== job 7379 ==
==> flow/design.v <==
module pe (
    input clk, en,
    input      [7:0] a, b,
    output reg [15:0] out
);
    always @(posedge clk) begin
        if (en) begin
            out <= a*b;
        end else begin  
            out <= 0;
        end
    end
endmodule
module cu_engine (
    input  clk, nrst,
    input  [71:0] filter, 
    input  [23:0] data_in,
    input  [ 8:0] pe_en_ctrl,
    output [15:0] pe_out
);
    reg [23:0] dff [0:1];
    wire [143:0] psum;
    pe pe00 (.clk(clk), .en(pe_en_ctrl[0]), .a(data_in[ 7: 0]), .b(filter[ 7: 0]), .out(psum[15: 0]));
    pe pe10 (.clk(clk), .en(pe_en_ctrl[1]), .a(data_in[15: 8]), .b(filter[15: 8]), .out(psum[31:16]));
    pe pe20 (.clk(clk), .en(pe_en_ctrl[2]), .a(data_in[23:16]), .b(filter[23:16]), .out(psum[47:32]));
    pe pe01 (.clk(clk), .en(pe_en_ctrl[3]), .a(dff[0][ 7: 0]), .b(filter[31:24]), .out(psum[63:48]));
    pe pe11 (.clk(clk), .en(pe_en_ctrl[4]), .a(dff[0][15: 8]), .b(filter[39:32]), .out(psum[79:64]));
    pe pe21 (.clk(clk), .en(pe_en_ctrl[5]), .a(dff[0][23:16]), .b(filter[47:40]), .out(psum[95:80]));
    pe pe02 (.clk(clk), .en(pe_en_ctrl[6]), .a(dff[1][ 7: 0]), .b(filter[55:48]), .out(psum[111: 96]));
    pe pe12 (.clk(clk), .en(pe_en_ctrl[7]), .a(dff[1][15: 8]), .b(filter[63:56]), .out(psum[127:112]));
    pe pe22 (.clk(clk), .en(pe_en_ctrl[8]), .a(dff[1][23:16]), .b(filter[71:64]), .out(psum[143:128]));
    always @(posedge clk) begin
        if (!nrst) begin
            dff[0] <= 0;
            dff[1] <= 0;
        end else begin
            dff[0] <= data_in;
            dff[1] <= dff[0]; 
        end
    end
    assign pe_out = psum[15:0] + psum[31:16] + psum[47:32] + psum[63:48] + psum[79:64] + psum[95:80] + psum[111:96] + psum[127:112] + psum[143:128];
endmodule
clock: 5.32 ns
lec_check: 0
cap_margin: 20
cell_pad_in_sites_detail_placement: 0
cell_pad_in_sites_global_placement: 0
core_aspect_ratio: 0.91
core_margin: 2
core_utilization: 66
gpl_routability_driven: 1
gpl_timing_driven: 1
max_routing_layer: met5
min_routing_layer: met1
setup_slack_margin: 0.84
slew_margin: 20
run.sh (not shown) runs the stock make flow with config.mk's settings and CLKGATE_MAP_FILE=.
Although job 7379 finished all stages, its layout failed final checks on setup timing.
### job 7379 -> job 7275
Settings: GPL_ROUTABILITY_DRIVEN: 1 -> unset; CORE_UTILIZATION: 66 -> 51; CORE_ASPECT_RATIO: 0.91 -> unset; GPL_TIMING_DRIVEN: 1 -> unset; SETUP_SLACK_MARGIN: 0.84 -> unset; CELL_PAD_IN_SITES_GLOBAL_PLACEMENT: 0 -> unset; MAX_ROUTING_LAYER: met5 -> unset; MIN_ROUTING_LAYER: met1 -> unset; CELL_PAD_IN_SITES_DETAIL_PLACEMENT: 0 -> unset; the clock period (ns, I/O delays scaled along): 5.32 -> 5.78.
Notes after the runs:
- Re mux contribution to synthesized area: no difference whatsoever between job 7275 and job 7379.
- Diff job 7379 -> job 7275: first-iteration DRC count decreased by 196 relative to the old numbers; number of inserted filler cells in the final layout increased by 2212 relative to the old numbers.
- As far as number of library cell types mapped by synthesis goes, job 7275 and job 7379 are indistinguishable; the numbers are identical.
- Total routed wirelength was lower in job 7275 than in job 7379.
- Job 7275: flow complete, layout not clean; failing: setup timing
The following lists how job 1933 was set up differently from job 7275:
Settings: an added PLACE_DENSITY of 0.42; an added CTS_CLUSTER_SIZE of 98; an added CTS_CLUSTER_DIAMETER of 148; a change of CORE_UTILIZATION from 51 to 50; a change of the clock period (ns, I/O delays scaled along) from 5.78 to 6.2.
==> comparison <==
Re async set-or-reset flop fraction in the synthesized netlist: no difference whatsoever between job 1933 and job 7275. Diff job 7275 -> job 1933: combinational power share down 2.3 points; power after layout down 2.2 mW. Job 1933 ended with every stage complete and zero timing, DRC or antenna violations.
[inputs] job 4804 vs job 1933
Settings: CTS_CLUSTER_DIAMETER no longer set, was 148; PLACE_DENSITY no longer set, was 0.42; CORE_UTILIZATION now 66, was 50; CTS_CLUSTER_SIZE no longer set, was 98; the clock period (ns, I/O delays scaled along) now 5.08, was 6.2.
### Flow results
Job 4804 vs job 1933 — wire length of the first global-routing pass climbed slightly. Job 4804 ended up with pe00.out[2] as its worst setup path startpoint; job 1933 ended up with pe02.out[3]. Number of gates resized after cts: job 4804 and job 1933 compared, lower one is job 1933. Compared with job 1933, job 4804 has less setup slack. Job 1933 finished every stage and its layout cleared the timing, DRC and antenna checks. No crash in job 4804: every stage finished, but the layout fails its final checks due to setup timing. Job 4804 vs. job 1933: power density over the cells went up by about 40%. Compared with job 1933, in job 4804 total net switching power rose by about 43%, minimum setup slack after placement decreased 690 ps, flip-flop and latch area ~0 delta, final area grew by 6.9%. Total number of placement rows: job 4804 and job 1933 compared, higher one is job 1933. Summary of job 4804 over job 1933: via count increased by 1610 relative to the old numbers; last weighted congestion value of the routability-driven placer increased 15%.

---

Starts from the design.v that is shown in full above.
Settings: LEC_CHECK=0, ABC_AREA=1, CAP_MARGIN=20, CORE_MARGIN=2, CORE_UTILIZATION=68, PLACE_DENSITY=0.36, SLEW_MARGIN=20; clock period 6.8 ns.
Then changed:
Settings changed: ABC_AREA 1 to unset, CORE_UTILIZATION 68 to 40, PLACE_DENSITY 0.36 to unset.
Clock period 6.8 ns to 6.2 ns, I/O delays scaled along.
What happened:
- The changed run completed with no timing, DRC or antenna violations
- count of clock-buffer cells in the layout falls by 1
- final cell count went down by roughly a tenth
- area after synthesis shrinks by a few percent
- first-iteration DRC count falls by well over a third
- global-route usage falls by 13 points
- cell area decreases slightly
- register-to-register slack gets worse by 1.1 ns
Then changed:
Settings changed: CORE_UTILIZATION 40 to 66, CTS_CLUSTER_DIAMETER set to 148, CTS_CLUSTER_SIZE set to 98, PLACE_DENSITY set to 0.42, SETUP_SLACK_MARGIN set to -0.6.
=>
- The changed run completed and failed the layout checks on negative setup slack
- final area is lower by 1.5%
- routed wire length falls by about 5%
- final cell count fell by 8.7%
- critical path depth is lower by 3
- worst setup slack got worse by 0.42 ns
- area after synthesis stays the same
- first-iteration DRC count grows by 13%
- maximum frequency drops by 6.6%
Then changed:
Settings changed: CORE_UTILIZATION 66 to 11, CTS_CLUSTER_DIAMETER 148 to unset, CTS_CLUSTER_SIZE 98 to unset, PLACE_DENSITY 0.42 to unset, SETUP_SLACK_MARGIN -0.6 to unset.
Clock period 6.2 ns to 7.95 ns, I/O delays scaled along.
Effect: Now the flow finished with timing, DRC and antenna clean. Non-clock buffer count is lower by 19. Die size goes up to 5.9 times its value. Setup slack improves by 0.92 ns. Design area grows by 11%. Critical path depth goes up by 3. Combinational power shrinks by about 10%.
Power is estimated from default activity; no workload was simulated.
